## mul
module mul
(
    input rst,
    input clk,
    input sign,
    input [31:0] x,
    input [31:0] y,
    output [63:0] result
);
wire [63:0] ex_x;
wire [33:0] ex_y;
assign ex_x = sign ? {{32{x[31]}},x} : {32'b0,x};
assign ex_y = sign ? {{2{y[31]}},y} : {2'b0,y};
wire [16:0] carry;
wire [63:0] part_res [16:0];
BoothInterBase ufirst_BoothInterBase(
        .y({ex_y[1:0],1'b0}), 
        .x(ex_x), 
        .p(part_res[0]), 
        .c(carry[0])
    );
generate
    genvar i;
    for(i=2;i<=32;i=i+2) begin
        BoothInterBase ui_BoothInterBase(
            .y(ex_y[i+1:i-1]),
            .x(ex_x<<i),
            .p(part_res[i>>1]),
            .c(carry[i>>1])
        );
    end
endgenerate
reg [16:0] carry_stage;
reg [16:0] part_res_stage [63:0];
integer m,n;
always @(posedge clk or posedge rst) begin
    if(rst) begin
        carry_stage <= 17'b0;
        for(m=0;m<64;m=m+1) begin
            part_res_stage [m] <= 17'b0;
        end
    end
    else begin
        carry_stage <= carry;
        for(m=0;m<64;m=m+1) begin
            for(n=0;n<17;n=n+1) begin
                part_res_stage[m][n] <= part_res[n][m];
            end
        end
    end
end
wire [13:0] wallace_carry [64:0];
wire [63:0] c_res,s_res;
wallace17 ufirst_wallace17(
        .in_data(part_res_stage[0]), 
        .cin(carry_stage[13:0]), 
        .cout(wallace_carry[1]),
        .c(c_res[0]),
        .s(s_res[0])
    );
generate
    genvar k;
    for(k=1;k<64;k=k+1) begin
        wallace17 ufirst_wallace17(
            .in_data(part_res_stage[k]), 
            .cin(wallace_carry[k]), 
            .cout(wallace_carry[k+1]),
            .c(c_res[k]),
            .s(s_res[k])
        );
    end
endgenerate
assign result = s_res + {c_res[62:0],carry_stage[14]} + carry_stage[15];
endmodule
Size: ~5,200 cells after synthesis, ~590 flip-flops, roughly 130 I/O pins.
==> flow/config.mk <==
export PLATFORM = sky130hd
export DESIGN_NAME = mul
export DESIGN_NICKNAME = mul
export VERILOG_FILES = /design/flow/design.v
export SDC_FILE = /design/flow/constraint.sdc
export NUM_CORES = 4
export LEC_CHECK = 0
export CAP_MARGIN = 20
export CELL_PAD_IN_SITES_DETAIL_PLACEMENT = 1
export CORE_ASPECT_RATIO = 1.78
export CORE_MARGIN = 6
export CORE_UTILIZATION = 40
export GPL_ROUTABILITY_DRIVEN = 0
export GPL_TIMING_DRIVEN = 0
export HOLD_SLACK_MARGIN = -0.07
export MAX_ROUTING_LAYER = met4
export MIN_ROUTING_LAYER = met2
export SLEW_MARGIN = 20
export TNS_END_PERCENT = 70
==> flow/constraint.sdc <==
create_clock -name core_clock -period 10.0 [get_ports {clk}]
set_input_delay 2.0000 -clock core_clock [delete_from_list [all_inputs] [get_ports {clk}]]
set_output_delay 2.0000 -clock core_clock [all_outputs]
set_load 0.01 [all_outputs]
run.sh (not shown) runs the stock make flow with config.mk's settings and CLKGATE_MAP_FILE=.
The first run never finished: it broke off in global routing.
Change:
==> flow/config.mk (replaced) <==
export PLATFORM = sky130hd
export DESIGN_NAME = mul
export DESIGN_NICKNAME = mul
export VERILOG_FILES = /design/flow/design.v
export SDC_FILE = /design/flow/constraint.sdc
export NUM_CORES = 4
export LEC_CHECK = 0
export CAP_MARGIN = 20
export CORE_MARGIN = 2
export CORE_UTILIZATION = 65
export SLEW_MARGIN = 20
==> flow/constraint.sdc (replaced) <==
create_clock -name core_clock -period 6.96 [get_ports {clk}]
set_input_delay 1.3920 -clock core_clock [delete_from_list [all_inputs] [get_ports {clk}]]
set_output_delay 1.3920 -clock core_clock [all_outputs]
set_load 0.01 [all_outputs]
Now the flow completed, yet does not pass: setup timing.
Synthesized area does not change.
Synthesized cell count does not change.
Die size went down by well over a third.
Change:
--- a/flow/config.mk
+++ b/flow/config.mk
@@ -8,4 +8,4 @@
 export CAP_MARGIN = 20
 export CORE_MARGIN = 2
-export CORE_UTILIZATION = 65
+export CORE_UTILIZATION = 40
 export SLEW_MARGIN = 20
==> flow/constraint.sdc (replaced) <==
create_clock -name core_clock -period 10.0 [get_ports {clk}]
set_input_delay 2.0000 -clock core_clock [delete_from_list [all_inputs] [get_ports {clk}]]
set_output_delay 2.0000 -clock core_clock [all_outputs]
set_load 0.01 [all_outputs]
- Now the flow ran to the end with no violations
- routed wire length climbs by about 0.8%
- utilization goes down by 32 points
- critical path depth drops by 3
- setup slack gets better by 2.0 ns
- cell area fell by 4.3%
- synthesized cell count stays the same
Change:
--- a/flow/config.mk
+++ b/flow/config.mk
@@ -7,5 +7,14 @@
 export LEC_CHECK = 0
 export CAP_MARGIN = 20
-export CORE_MARGIN = 2
+export CELL_PAD_IN_SITES_DETAIL_PLACEMENT = 1
+export CORE_ASPECT_RATIO = 1.78
+export CORE_MARGIN = 6
 export CORE_UTILIZATION = 40
+export GPL_ROUTABILITY_DRIVEN = 0
+export GPL_TIMING_DRIVEN = 0
+export HOLD_SLACK_MARGIN = -0.07
+export MAX_ROUTING_LAYER = met5
+export MIN_ROUTING_LAYER = met2
+export SETUP_SLACK_MARGIN = 1.84
 export SLEW_MARGIN = 20
+export TNS_END_PERCENT = 70
Outcome:
- The new run ended with an error in global routing (GRT-0116)
- area after synthesis is unchanged
- synthesized cell count stays the same
- die size went up by a few percent
Change:
==> flow/config.mk (replaced) <==
export PLATFORM = sky130hd
export DESIGN_NAME = mul
export DESIGN_NICKNAME = mul
export VERILOG_FILES = /design/flow/design.v
export SDC_FILE = /design/flow/constraint.sdc
export NUM_CORES = 4
export LEC_CHECK = 0
export CAP_MARGIN = 20
export CELL_PAD_IN_SITES_GLOBAL_PLACEMENT = 2
export CORE_ASPECT_RATIO = 0.92
export CORE_MARGIN = 2
export CORE_UTILIZATION = 68
export CTS_CLUSTER_SIZE = 31
export GPL_TIMING_DRIVEN = 0
export PLACE_DENSITY_LB_ADDON = 0.07
export SETUP_SLACK_MARGIN = 0.38
export SLEW_MARGIN = 20
export TNS_END_PERCENT = 35
What happened:
- This time the run aborted during global placement without I/O
- synthesized cell count does not change
- area after synthesis does not change
- die area shrinks by 43%
Change:
==> flow/config.mk (replaced) <==
export PLATFORM = sky130hd
export DESIGN_NAME = mul
export DESIGN_NICKNAME = mul
export VERILOG_FILES = /design/flow/design.v
export SDC_FILE = /design/flow/constraint.sdc
export NUM_CORES = 4
export LEC_CHECK = 0
export CAP_MARGIN = 20
export CORE_MARGIN = 2
export CORE_UTILIZATION = 66
export CTS_CLUSTER_DIAMETER = 28
export CTS_CLUSTER_SIZE = 41
export MAX_ROUTING_LAYER = met4
export SETUP_SLACK_MARGIN = 1.6
export SLEW_MARGIN = 20
export TNS_END_PERCENT = 5
==> flow/constraint.sdc (replaced) <==
create_clock -name core_clock -period 6.71 [get_ports {clk}]
set_input_delay 1.3420 -clock core_clock [delete_from_list [all_inputs] [get_ports {clk}]]
set_output_delay 1.3420 -clock core_clock [all_outputs]
set_load 0.01 [all_outputs]
With this change the flow ran to the end with violations: setup timing.
Die size came out higher by 3.0%.
Synthesized cell count stays the same.
Synthesized area is unchanged.
